## TOP_VIEW
module TOP_VIEW#(parameter alu_width =16)
(
  input wire [alu_width-1:0]    A,B,
  input wire                    clk,rst,
  input wire [3:0]              alu_fun,
  output wire                   arith_flag,carry_out,logic_flag,comp_flag,shift_flag,
  output wire [alu_width-1:0]   arith_out,logic_out,comp_out,shift_out
  );
Size: ~2100 cells after synthesis, ~54 flip-flops.
Settings: LEC_CHECK=0, CAP_MARGIN=20, CELL_PAD_IN_SITES_DETAIL_PLACEMENT=2, CELL_PAD_IN_SITES_GLOBAL_PLACEMENT=2, CORE_ASPECT_RATIO=1.4, CORE_MARGIN=9, CORE_UTILIZATION=60, GPL_ROUTABILITY_DRIVEN=0, MAX_ROUTING_LAYER=met4, MIN_ROUTING_LAYER=met2, SLEW_MARGIN=20; clock period 36.0 ns.
run.sh (not shown) runs the stock make flow with config.mk's settings and CLKGATE_MAP_FILE=.
The baseline aborted during global placement without I/O.
Next try:
- CELL_PAD_IN_SITES_DETAIL_PLACEMENT: 2 -> not set
- CELL_PAD_IN_SITES_GLOBAL_PLACEMENT: 2 -> not set
- CORE_ASPECT_RATIO: 1.4 -> not set
- CORE_MARGIN: 9 -> 2
- CORE_UTILIZATION: 60 -> 40
- CTS_CLUSTER_DIAMETER: not set -> 165
- CTS_CLUSTER_SIZE: not set -> 95
- GPL_ROUTABILITY_DRIVEN: 0 -> not set
- MAX_ROUTING_LAYER: met4 -> not set
- MIN_ROUTING_LAYER: met2 -> not set
- TNS_END_PERCENT: not set -> 5
Now the flow completed with no timing, DRC or antenna violations.
Die size is higher by 26%.
Synthesized area is unchanged.
Synthesized cell count stays the same.
Next try:
- CTS_CLUSTER_DIAMETER: 165 -> 388
Routed wire length does not change.
Hold slack does not change.
Setup slack does not change.
Cell count stays the same.
Count of clock-buffer cells in the layout does not change.
Non-clock buffer count stays the same.
Via count stays the same.
Total power does not change.
First-iteration DRC count does not change.
Design area is unchanged.
Next try:
- CTS_CLUSTER_DIAMETER: 388 -> 398
- CTS_CLUSTER_SIZE: 95 -> 92
- TNS_END_PERCENT: 5 -> 15
=>
- hold slack stays the same
- flip-flop count is unchanged
- fmax stays the same
- core utilization stays the same
- via count is unchanged
- global-route usage does not change
- routed wire length stays the same
- worst setup slack is unchanged
- total power is unchanged
- cell count stays the same

== fjord ==
TOP_VIEW again, from the RTL that the note above started with.
clock: 20.0 ns
lec_check: 0
abc_area: 1
cap_margin: 20
core_margin: 2
core_utilization: 58
cts_cluster_diameter: 52
setup_slack_margin: 5.0
slew_margin: 20
tns_end_percent: 65
Complete run, failing final checks: fjord, reason setup timing.
### fjord -> cedar
- CORE_UTILIZATION now 65, was 58
- PLACE_DENSITY_LB_ADDON now 0.03, previously not set
- the clock period (ns, I/O delays scaled along) now 32.6, was 20.0
--- outcome ---
No final results exist for cedar, since it was stopped by error GRT-0232 during 5_1_grt.
As far as area share of xor/xnor cells in the synthesized design is concerned, cedar and fjord perform about the same.
Taking fjord as the reference, in cedar die width -9.2 microns, number of cell rows saw a decrease, number of gates resized after CTS moved down, floorplan die height went down by about 5.4%.
Row starting density of the core: cedar higher / fjord lower
[compare] base=fjord new=cedar: worst setup timing slack at the placement stage up 8.05 ns, final weighted congestion in routability-driven placement went down 0.022.
Diff cedar..fjord | total clock sinks | unchanged
Against fjord, cedar comes in about 10% lower on overall die area.
Lower total instance count after detailed placement among fjord and cedar: cedar
Relative to cedar, the following input files were edited for garnet:
- a deleted ABC_AREA that had been 1
- a change of CORE_UTILIZATION from 65 to 34
- a deleted TNS_END_PERCENT that had been 65
- a deleted PLACE_DENSITY_LB_ADDON that had been 0.03
- a deleted SETUP_SLACK_MARGIN that had been 5.0
- a deleted CTS_CLUSTER_DIAMETER that had been 52
- a change of the clock period (ns, I/O delays scaled along) from 32.6 to 41.6
## What came out
Having completed the whole flow, garnet delivered a layout that passed the timing, design-rule and antenna checks.
Area enclosed by the die boundary | garnet above cedar
garnet vs. cedar: post-cts resize count went down by 173.
Delta (garnet minus cedar): count of standard-cell rows went up, synthesized cell count went down.
[inputs] onyx vs garnet
- swapping 34 for 40 in CORE_UTILIZATION
- swapping 41.6 for 36.0 in the clock period (ns, I/O delays scaled along)
### Flow results
- onyx finished every step from synthesis to the final layout, and the layout passed the timing, design-rule and antenna checks.
- Min global-route met1 utilization across garnet and onyx: garnet
- In the tables for garnet and onyx, combinational power reads higher with onyx.
- Post-place instance area: onyx > garnet

Starting RTL as in the previous note.
==> flow/config.mk <==
export PLATFORM = sky130hd
export DESIGN_NAME = TOP_VIEW
export DESIGN_NICKNAME = TOP_VIEW
export VERILOG_FILES = /design/flow/design.v
export SDC_FILE = /design/flow/constraint.sdc
export NUM_CORES = 4
export LEC_CHECK = 0
export CAP_MARGIN = 20
export CORE_MARGIN = 2
export CORE_UTILIZATION = 70
export CTS_CLUSTER_DIAMETER = 52
export SETUP_SLACK_MARGIN = -2.0
export SLEW_MARGIN = 20
export TNS_END_PERCENT = 5
==> flow/constraint.sdc <==
create_clock -name core_clock -period 29.5 [get_ports {clk}]
set_input_delay 5.9000 -clock core_clock [delete_from_list [all_inputs] [get_ports {clk}]]
set_output_delay 5.9000 -clock core_clock [all_outputs]
set_load 0.01 [all_outputs]
The starting point died in global routing (5_1_grt).
Edit:
--- a/flow/config.mk
+++ b/flow/config.mk
@@ -10,5 +10,4 @@
 export CORE_UTILIZATION = 70
 export CTS_CLUSTER_DIAMETER = 52
-export SETUP_SLACK_MARGIN = -2.0
 export SLEW_MARGIN = 20
 export TNS_END_PERCENT = 5
==> flow/constraint.sdc (replaced) <==
create_clock -name core_clock -period 35.0 [get_ports {clk}]
set_input_delay 7.0000 -clock core_clock [delete_from_list [all_inputs] [get_ports {clk}]]
set_output_delay 7.0000 -clock core_clock [all_outputs]
set_load 0.01 [all_outputs]
Now the flow passed the timing, design-rule and antenna checks.
Area after synthesis is unchanged.
Die size stays the same.
Synthesized cell count is unchanged.
Edit:
--- a/flow/config.mk
+++ b/flow/config.mk
@@ -8,6 +8,4 @@
 export CAP_MARGIN = 20
 export CORE_MARGIN = 2
-export CORE_UTILIZATION = 70
-export CTS_CLUSTER_DIAMETER = 52
+export CORE_UTILIZATION = 64
 export SLEW_MARGIN = 20
-export TNS_END_PERCENT = 5
==> flow/constraint.sdc (replaced) <==
create_clock -name core_clock -period 18.0 [get_ports {clk}]
set_input_delay 3.6000 -clock core_clock [delete_from_list [all_inputs] [get_ports {clk}]]
set_output_delay 3.6000 -clock core_clock [all_outputs]
set_load 0.01 [all_outputs]
Outcome:
- Now the flow did not get past global routing (5_1_grt)
- area after synthesis does not change
- synthesized cell count stays the same
- die size goes up by 9.1%
Edit:
--- a/flow/config.mk
+++ b/flow/config.mk
@@ -6,6 +6,9 @@
 export NUM_CORES = 4
 export LEC_CHECK = 0
+export ABC_AREA = 1
 export CAP_MARGIN = 20
 export CORE_MARGIN = 2
-export CORE_UTILIZATION = 64
+export CORE_UTILIZATION = 68
+export PLACE_DENSITY = 0.65
 export SLEW_MARGIN = 20
+export TNS_END_PERCENT = 5
==> flow/constraint.sdc (replaced) <==
create_clock -name core_clock -period 29.9 [get_ports {clk}]
set_input_delay 5.9800 -clock core_clock [delete_from_list [all_inputs] [get_ports {clk}]]
set_output_delay 5.9800 -clock core_clock [all_outputs]
set_load 0.01 [all_outputs]
Outcome: Now the flow ran to the end with violations: negative setup slack. Area after synthesis is lower by 0.32%. Synthesized cell count grows by 17%. Die size fell by 6.0%.
Edit:
--- a/flow/config.mk
+++ b/flow/config.mk
@@ -6,9 +6,7 @@
 export NUM_CORES = 4
 export LEC_CHECK = 0
-export ABC_AREA = 1
 export CAP_MARGIN = 20
 export CORE_MARGIN = 2
-export CORE_UTILIZATION = 68
-export PLACE_DENSITY = 0.65
+export CORE_UTILIZATION = 69
+export SETUP_SLACK_MARGIN = -0.4
 export SLEW_MARGIN = 20
-export TNS_END_PERCENT = 5
==> flow/constraint.sdc (replaced) <==
create_clock -name core_clock -period 29.5 [get_ports {clk}]
set_input_delay 5.9000 -clock core_clock [delete_from_list [all_inputs] [get_ports {clk}]]
set_output_delay 5.9000 -clock core_clock [all_outputs]
set_load 0.01 [all_outputs]
The new run did not get past global routing (5_1_grt).
Die area shrinks slightly.
Area after synthesis came out higher slightly.
Synthesized cell count decreases by about a fifth.
Edit:
--- a/flow/config.mk
+++ b/flow/config.mk
@@ -8,5 +8,5 @@
 export CAP_MARGIN = 20
 export CORE_MARGIN = 2
-export CORE_UTILIZATION = 69
-export SETUP_SLACK_MARGIN = -0.4
+export CORE_UTILIZATION = 56
+export SETUP_SLACK_MARGIN = -1.7
 export SLEW_MARGIN = 20
==> flow/constraint.sdc (replaced) <==
create_clock -name core_clock -period 23.4 [get_ports {clk}]
set_input_delay 4.6800 -clock core_clock [delete_from_list [all_inputs] [get_ports {clk}]]
set_output_delay 4.6800 -clock core_clock [all_outputs]
set_load 0.01 [all_outputs]
Now the flow completed and failed the layout checks on negative setup slack.
Die area increases by 23%.
Synthesized area stays the same.
Synthesized cell count does not change.

Setup of run 1:
TOP_VIEW again, from the RTL that the note above started with.
clock: 29.9 ns
lec_check: 0
abc_area: 1
cap_margin: 20
core_margin: 2
core_utilization: 68
cts_cluster_size: 72
place_density: 0.65
slew_margin: 20
tns_end_percent: 80
Run 1 finished all stages; layout check result: FAIL, due to negative setup slack.
Here is what was changed in the inputs of run 2 compared with run 1.
# run 1
export LEC_CHECK = 0
export ABC_AREA = 1
export CAP_MARGIN = 20
export CORE_MARGIN = 2
export CORE_UTILIZATION = 68
export CTS_CLUSTER_SIZE = 72
export PLACE_DENSITY = 0.65
export SLEW_MARGIN = 20
export TNS_END_PERCENT = 80
create_clock -name core_clock -period 29.9 [get_ports {clk}]
# run 2
export LEC_CHECK = 0
export CAP_MARGIN = 20
export CORE_MARGIN = 2
export CORE_UTILIZATION = 70
export SETUP_SLACK_MARGIN = -0.3
export SLEW_MARGIN = 20
create_clock -name core_clock -period 31.5 [get_ports {clk}]
## What came out
What ended run 2 was a tool error in 5_1_grt; the run never finished.
Run 2 — xor/xnor cell area share of the yosys netlist 1.0 points higher, run 1 as reference
HPWL reported at the end of detailed placement: run 2 > run 1
Against run 1, run 2 comes in about 1.8% lower on floorplan row count.
The inputs of run 3 differ from those of run 2 as listed below.
# run 2
export LEC_CHECK = 0
export CAP_MARGIN = 20
export CORE_MARGIN = 2
export CORE_UTILIZATION = 70
export SETUP_SLACK_MARGIN = -0.3
export SLEW_MARGIN = 20
create_clock -name core_clock -period 31.5 [get_ports {clk}]
# run 3
export LEC_CHECK = 0
export CAP_MARGIN = 20
export CORE_MARGIN = 2
export CORE_UTILIZATION = 66
export SLEW_MARGIN = 20
create_clock -name core_clock -period 35.1 [get_ports {clk}]
### Flow results
The count of placed standard cells including taps in run 3 is 0.910 times that in run 2. Diff run 2..run 3 | tally of buffers added on design ports | unchanged. Number of gates resized after CTS in run 3 is 85 below run 2. Against run 2, run 3 comes in 1400 um2 higher on total die size. For the final weighted congestion of routability-driven global placement, run 3 came in about 7% lower than run 2 did. Taking run 2 as the reference point, the die width of run 3 rises by 2.9%. Run 3: post-detailed-placement cell area 2500 um2 below run 2. For placed wire-length estimate, dividing the value from run 3 by the value from run 2 gives 0.922. Every stage of the flow completed for run 3, and the final layout passed the timing, design-rule and antenna checks. Compared with run 2, in run 3 chip height went up by about 3%; number of standard-cell rows in the floorplan went up by 3.6%.
Input changes introduced in run 4 (baseline for comparison: run 3):
# run 3
export LEC_CHECK = 0
export CAP_MARGIN = 20
export CORE_MARGIN = 2
export CORE_UTILIZATION = 66
export SLEW_MARGIN = 20
create_clock -name core_clock -period 35.1 [get_ports {clk}]
# run 4
export LEC_CHECK = 0
export CAP_MARGIN = 20
export CORE_MARGIN = 2
export CORE_UTILIZATION = 58
export CTS_CLUSTER_DIAMETER = 40
export SETUP_SLACK_MARGIN = 4.58
export SLEW_MARGIN = 20
create_clock -name core_clock -period 23.4 [get_ports {clk}]
==> results <==
- Comparing run 4 and run 3, the one run not ending clean was run 4.
- Summary of run 4 over run 3: clock distribution area overhead in the final layout -0.25 points, critical path data arrival time -2.86 ns, placed wire-length estimate +about 9%, total chip power +0.55 mW.
- Run 3 and run 4 ended up with roughly the same clock input transition at the sequential cells of the worst setup and hold paths.
- Maximum number of pins on one net before global-route repair was higher in the run labelled run 4.
Inputs modified between run 4 and run 5:
# run 4
export LEC_CHECK = 0
export CAP_MARGIN = 20
export CORE_MARGIN = 2
export CORE_UTILIZATION = 58
export CTS_CLUSTER_DIAMETER = 40
export SETUP_SLACK_MARGIN = 4.58
export SLEW_MARGIN = 20
create_clock -name core_clock -period 23.4 [get_ports {clk}]
# run 5
export LEC_CHECK = 0
export CAP_MARGIN = 20
export CORE_MARGIN = 2
export CORE_UTILIZATION = 65
export SETUP_SLACK_MARGIN = -1.87
export SLEW_MARGIN = 20
create_clock -name core_clock -period 25.3 [get_ports {clk}]
[summary]
- Number of gates given a new drive strength after cts (run 5 vs. run 4) decreases by a few percent
- Looking at final weighted congestion in routability-driven placement, run 5 sits above run 4.
- Run 5 vs run 4: count of buffers added by post-CTS timing repair for setup down by a little under 10%
- Number of hold-repair buffers added at the cts stage came out exactly the same in run 4 and run 5.
- Number of buffer cells added on primary ports came out exactly the same in run 4 and run 5.
- Run 5 did not make it past 5_1_grt, where a tool error ended it.
- Die: run 5 smaller than run 4

Starting RTL as in the previous note.
clock: 36.0 ns
lec_check: 0
cap_margin: 20
core_aspect_ratio: 0.5
core_margin: 8
core_utilization: 60
slew_margin: 20
The first run finished with timing, DRC and antenna clean.
Change:
- CORE_ASPECT_RATIO: 0.5 -> 1.82
- CORE_MARGIN: 8 -> 2
- CORE_UTILIZATION: 60 -> 19
- CTS_CLUSTER_DIAMETER: unset -> 197
- CTS_CLUSTER_SIZE: unset -> 100
- MAX_ROUTING_LAYER: unset -> met4
- TNS_END_PERCENT: unset -> 10
Routed wire length rises by 16%.
Die size rises to 2.7 times its value.
Core utilization falls by 47 points.
Global-route usage falls by 18 points.
Cell area rises by 5.5%.
Non-clock buffer count rises by 20.
Via count rises by 0.87%.
Power stays flat.
Setup slack is worse by 0.10 ns.
Sequential power barely changes.
First-iteration DRC count falls by 37%.
Change:
- CORE_ASPECT_RATIO: 1.82 -> unset
- CORE_UTILIZATION: 19 -> 40
- CTS_CLUSTER_DIAMETER: 197 -> 336
- CTS_CLUSTER_SIZE: 100 -> 98
- MAX_ROUTING_LAYER: met4 -> unset
- TNS_END_PERCENT: 10 -> 15
Outcome:
- The changed run passed the timing, design-rule and antenna checks
- via count goes down by 2.4%
- sequential share of layout area rises by 0.30 points
- core utilization increases by 24 points
- clock power goes down by 4.7%
- design area shrinks by 4.1%
- fmax hardly moves
- die area falls by 52%
Change:
- CORE_ASPECT_RATIO: unset -> 1.82
- CTS_CLUSTER_DIAMETER: 336 -> 144
- CTS_CLUSTER_SIZE: 98 -> 100
- MAX_ROUTING_LAYER: unset -> met4
- TNS_END_PERCENT: 15 -> unset
Design area went up by 0.94%; sequential power barely changes; fmax barely changes.

The RTL this note starts from:
==> flow/design.v <==
module DECODER_UNIT
(input wire [1:0]            alu_fun,
output reg arith_enable,logic_enable,comp_enable,shift_enable);
  always@(*)
  begin
    arith_enable = 1'b0;
    logic_enable = 1'b0;
    comp_enable = 1'b0;
    shift_enable = 1'b0;
    case(alu_fun)
      4'b00:arith_enable = 1'b1;
      4'b01:logic_enable = 1'b1;
      4'b10:comp_enable = 1'b1;
      4'b11:shift_enable = 1'b1;
      default: begin
            arith_enable = 1'b0;
            logic_enable = 1'b0;
            comp_enable =1'b 0;
            shift_enable = 1'b0;
        end
      endcase
  end
endmodule
module ARITHMATIC_UNIT#(parameter alu_width =16)
(
  input wire [alu_width-1:0]  A,B,
  input wire                  clk,rst,
  input wire arith_enable,
  input wire [1:0]            alu_fun,
  output reg                  arith_flag,carry_out,
  output reg [alu_width-1:0]  arith_out);
reg [alu_width:0] arith_out_reg;
wire carry_out_reg;
reg arith_flag_reg;  
always@(posedge clk or negedge rst)
begin
  if(!rst)
    begin
    arith_out <= 16'b0;
    carry_out <= 16'b0;
    arith_flag <= 16'b0;
    end
  else
   begin
    arith_out <= arith_out_reg[alu_width-1:0];
    carry_out <= carry_out_reg;
    arith_flag <= arith_flag_reg;
   end 
end
always@(*)
  begin
    arith_out_reg   = 1'b0  ;
    arith_flag_reg  = 1'b0 ;
      if(arith_enable)
        begin
    case(alu_fun)  
    4'b00:begin
    arith_out_reg   = A+B  ;
    arith_flag_reg  = 1'b1 ;
            end
    4'b01:begin
    arith_out_reg   = A-B  ;
    arith_flag_reg  = 1'b1 ;
           end
    4'b10:begin
    arith_out_reg   = A*B  ;
    arith_flag_reg  = 1'b1 ;
            end
    4'b11:begin
    arith_out_reg   = (B == 0) ? {1'b0, {alu_width{1'b1}}} : A/B  ;
    arith_flag_reg  = 1'b1 ;
           end
          endcase
          end    
end
assign carry_out_reg = arith_out_reg[alu_width] ;
endmodule
module LOGIC_UNIT#(parameter alu_width =16)
(
  input wire [alu_width-1:0]  A,B,
  input wire                  clk,rst,
  input wire logic_enable,
  input wire [1:0]            alu_fun,
  output reg                  logic_flag,
  output reg [alu_width-1:0]  logic_out);
reg [alu_width-1:0] logic_out_reg;
reg logic_flag_reg;
always @ (posedge clk or negedge rst)
 begin 
   if (!rst)
     begin
      logic_out  <= 'b0 ;
      logic_flag <= 'b0 ;	
	 end
   else
     begin   
      logic_out  <= logic_out_reg ;
      logic_flag <= logic_flag_reg ;
	 end
 end	
always@(*)
begin
    logic_out_reg  = 1'b0  ;
    logic_flag_reg = 1'b0 ;
    if(logic_enable)
        begin
    case(alu_fun)  
    4'b00:begin
    logic_out_reg   = A&B  ;
    logic_flag_reg  = 1'b1 ;
            end
    4'b01:begin
    logic_out_reg   = A|B  ;
    logic_flag_reg  = 1'b1 ;
           end
    4'b10:begin
    logic_out_reg   = ~(A&B) ;
    logic_flag_reg  = 1'b1 ;
            end
    4'b11:begin
    logic_out_reg   = ~(A|B) ;
    logic_flag_reg  = 1'b1 ;
           end
          endcase
          end            
end 
endmodule
module comparsion_unit#(parameter alu_width =16)
(
  input wire [alu_width-1:0]  A,B,
  input wire                  clk,rst,
  input wire comp_enable,
  input wire [1:0]            alu_fun,
  output reg                  comp_flag,
  output reg [alu_width-1:0]  comp_out);
reg comp_out_reg ;
reg  comp_flag_reg ;
always @ (posedge clk or negedge rst)
 begin 
   if (!rst)
     begin
      comp_out  <= 'b0 ;
      comp_flag <= 'b0 ;	
	 end
   else
     begin   
      comp_out  <= comp_out_reg ;
      comp_flag <= comp_flag_reg ;
	 end
 end
always@(*)
    begin
      comp_out_reg = 1'b0;
      comp_flag_reg = 1'b0;
      if(comp_enable)
        begin
  case(alu_fun)
      4'b00:begin
      comp_out_reg = 1'b0;
      comp_flag_reg = 1'b1;
      end 
      4'b01:begin
        comp_flag_reg  = 1'b1;
        if(A==B)
           begin
    comp_out_reg = 1'b1;
          end
       else
          begin
    comp_out_reg   = 1'b0;
          end
        end
    4'b10:begin
      comp_flag_reg  = 1'b1 ;
      if(A > B)
        begin
    comp_out_reg   = 1'b1;
        end
    else
        begin
    comp_out_reg   = 1'b0;
        end
        end
    4'b11:begin
      comp_flag_reg  = 1'b1;
      if(A < B)
          begin
    comp_out_reg   = 16'b1;
          end
    else
          begin
    comp_out_reg   = 1'b0;
          end
      end
   endcase
          end
   end
  endmodule
module shift_unit#(parameter alu_width =16)
(
  input wire [alu_width-1:0]  A,B,
  input wire                  clk,rst,
  input wire                shift_enable,
  input wire [1:0]            alu_fun,
  output reg                  shift_flag,
  output reg [alu_width-1:0]  shift_out);
reg [alu_width-1:0]  shift_out_reg ;
reg shift_flag_reg ;
always @ (posedge clk or negedge rst)
 begin 
   if (!rst)
     begin
      shift_out  <= 'b0 ;
      shift_flag <= 'b0 ;	
	 end
   else
     begin   
      shift_out  <= shift_out_reg ;
      shift_flag <= shift_flag_reg ;
	 end
 end
   always@(*)
begin
        shift_out_reg = 1'b0;
        shift_flag_reg = 1'b0;
      if(shift_enable)
        begin
      case(alu_fun)  
        4'b00:begin
        shift_flag_reg = 1'b1;
        shift_out_reg = A >> 1;
        end
        4'b01:begin
        shift_out_reg = A << 1;
        shift_flag_reg = 1'b1;
        end
        4'b10:begin
        shift_flag_reg = 1'b1;
        shift_out_reg = B >> 1;
         end
        4'b11:begin
        shift_flag_reg = 1'b1;
        shift_out_reg = B << 1;
        end
      endcase
end
end 
endmodule
module TOP_VIEW#(parameter alu_width =16)
(
  input wire [alu_width-1:0]    A,B,
  input wire                    clk,rst,
  input wire [3:0]              alu_fun,
  output wire                   arith_flag,carry_out,logic_flag,comp_flag,shift_flag,
  output wire [alu_width-1:0]   arith_out,logic_out,comp_out,shift_out
  );
wire                  comp_enable ;
wire                  shift_enable ;
wire                  logic_enable ;
wire                  arith_enable ;
  DECODER_UNIT U_decoder(
  .alu_fun(alu_fun[3:2]),
  .arith_enable(arith_enable),
  .logic_enable(logic_enable),
  .shift_enable(shift_enable),
  .comp_enable(comp_enable)
  );
  ARITHMATIC_UNIT U_arithmatic(
  .A(A),
  .arith_enable(arith_enable),
  .B(B),
  .clk(clk),
  .rst(rst),
  .alu_fun(alu_fun[1:0]),
  .arith_out(arith_out),
  .arith_flag(arith_flag),
  .carry_out(carry_out)
  );
   LOGIC_UNIT U_logic(
  .A(A),
  .logic_enable(logic_enable),
  .B(B),
  .clk(clk),
  .rst(rst),
  .alu_fun(alu_fun[1:0]),
  .logic_out(logic_out),
  .logic_flag(logic_flag)
   );
   comparsion_unit U_comp (
  .A(A),
  .comp_enable(comp_enable),
  .B(B),
  .clk(clk),
  .rst(rst),
  .alu_fun(alu_fun[1:0]),
  .comp_out(comp_out),
  .comp_flag(comp_flag)
  );
  shift_unit U_shift(
  .A(A),
  .shift_enable(shift_enable),
  .B(B),
  .clk(clk),
  .rst(rst),
  .alu_fun(alu_fun[1:0]),
  .shift_out(shift_out),
  .shift_flag(shift_flag)
  );
endmodule
make LEC_CHECK=0 ABC_AREA=1 CAP_MARGIN=30 CELL_PAD_IN_SITES_DETAIL_PLACEMENT=2 CELL_PAD_IN_SITES_GLOBAL_PLACEMENT=2 CORE_MARGIN=4 CORE_UTILIZATION=56 CTS_CLUSTER_SIZE=62 GPL_ROUTABILITY_DRIVEN=0 GPL_TIMING_DRIVEN=1 MAX_ROUTING_LAYER=met4 MIN_ROUTING_LAYER=met1 PLACE_DENSITY=0.92 SETUP_SLACK_MARGIN=5.0 SLEW_MARGIN=40 TNS_END_PERCENT=5 finish   # period 49.3 ns
The baseline stopped in global placement without I/O.
Rerun with:
- ABC_AREA: 1 -> 0
- CELL_PAD_IN_SITES_DETAIL_PLACEMENT: 2 -> 0
- CORE_UTILIZATION: 56 -> 36
- HOLD_SLACK_MARGIN: default -> 0.05
- SETUP_SLACK_MARGIN: 5.0 -> 4.3
- SLEW_MARGIN: 40 -> 10
- TNS_END_PERCENT: 5 -> default
Result: This time the run finished with timing, DRC and antenna clean. Die size climbs by 53%. Synthesized cell count drops by 15%. Area after synthesis climbs by 0.33%.
Rerun with:
- CORE_UTILIZATION: 36 -> 56
- GPL_TIMING_DRIVEN: 1 -> 0
- SETUP_SLACK_MARGIN: 4.3 -> 5.0
- TNS_END_PERCENT: default -> 5
Outcome: With this change the flow stopped in global placement without I/O. Synthesized cell count does not change. Die size went down by a quarter to a third. Synthesized area is unchanged.
Rerun with:
- ABC_AREA: 0 -> default
- CAP_MARGIN: 30 -> 20
- CELL_PAD_IN_SITES_DETAIL_PLACEMENT: 0 -> 2
- CORE_ASPECT_RATIO: default -> 1.4
- CORE_UTILIZATION: 56 -> 60
- CTS_CLUSTER_SIZE: 62 -> 73
- HOLD_SLACK_MARGIN: 0.05 -> default
- MIN_ROUTING_LAYER: met1 -> met2
- PLACE_DENSITY: 0.92 -> default
- SETUP_SLACK_MARGIN: 5.0 -> default
- SLEW_MARGIN: 10 -> 20
- TNS_END_PERCENT: 5 -> default
- clock period: 49.3 -> 36.0 ns (I/O delays scaled with it)
After rerunning:
- The new run never finished: it broke off in global placement without I/O (GPL-0301)
- die area came out lower by 6.3%
- synthesized cell count stays the same
- area after synthesis does not change
Power figures rest on the tool's default switching activity, not on a simulated workload.
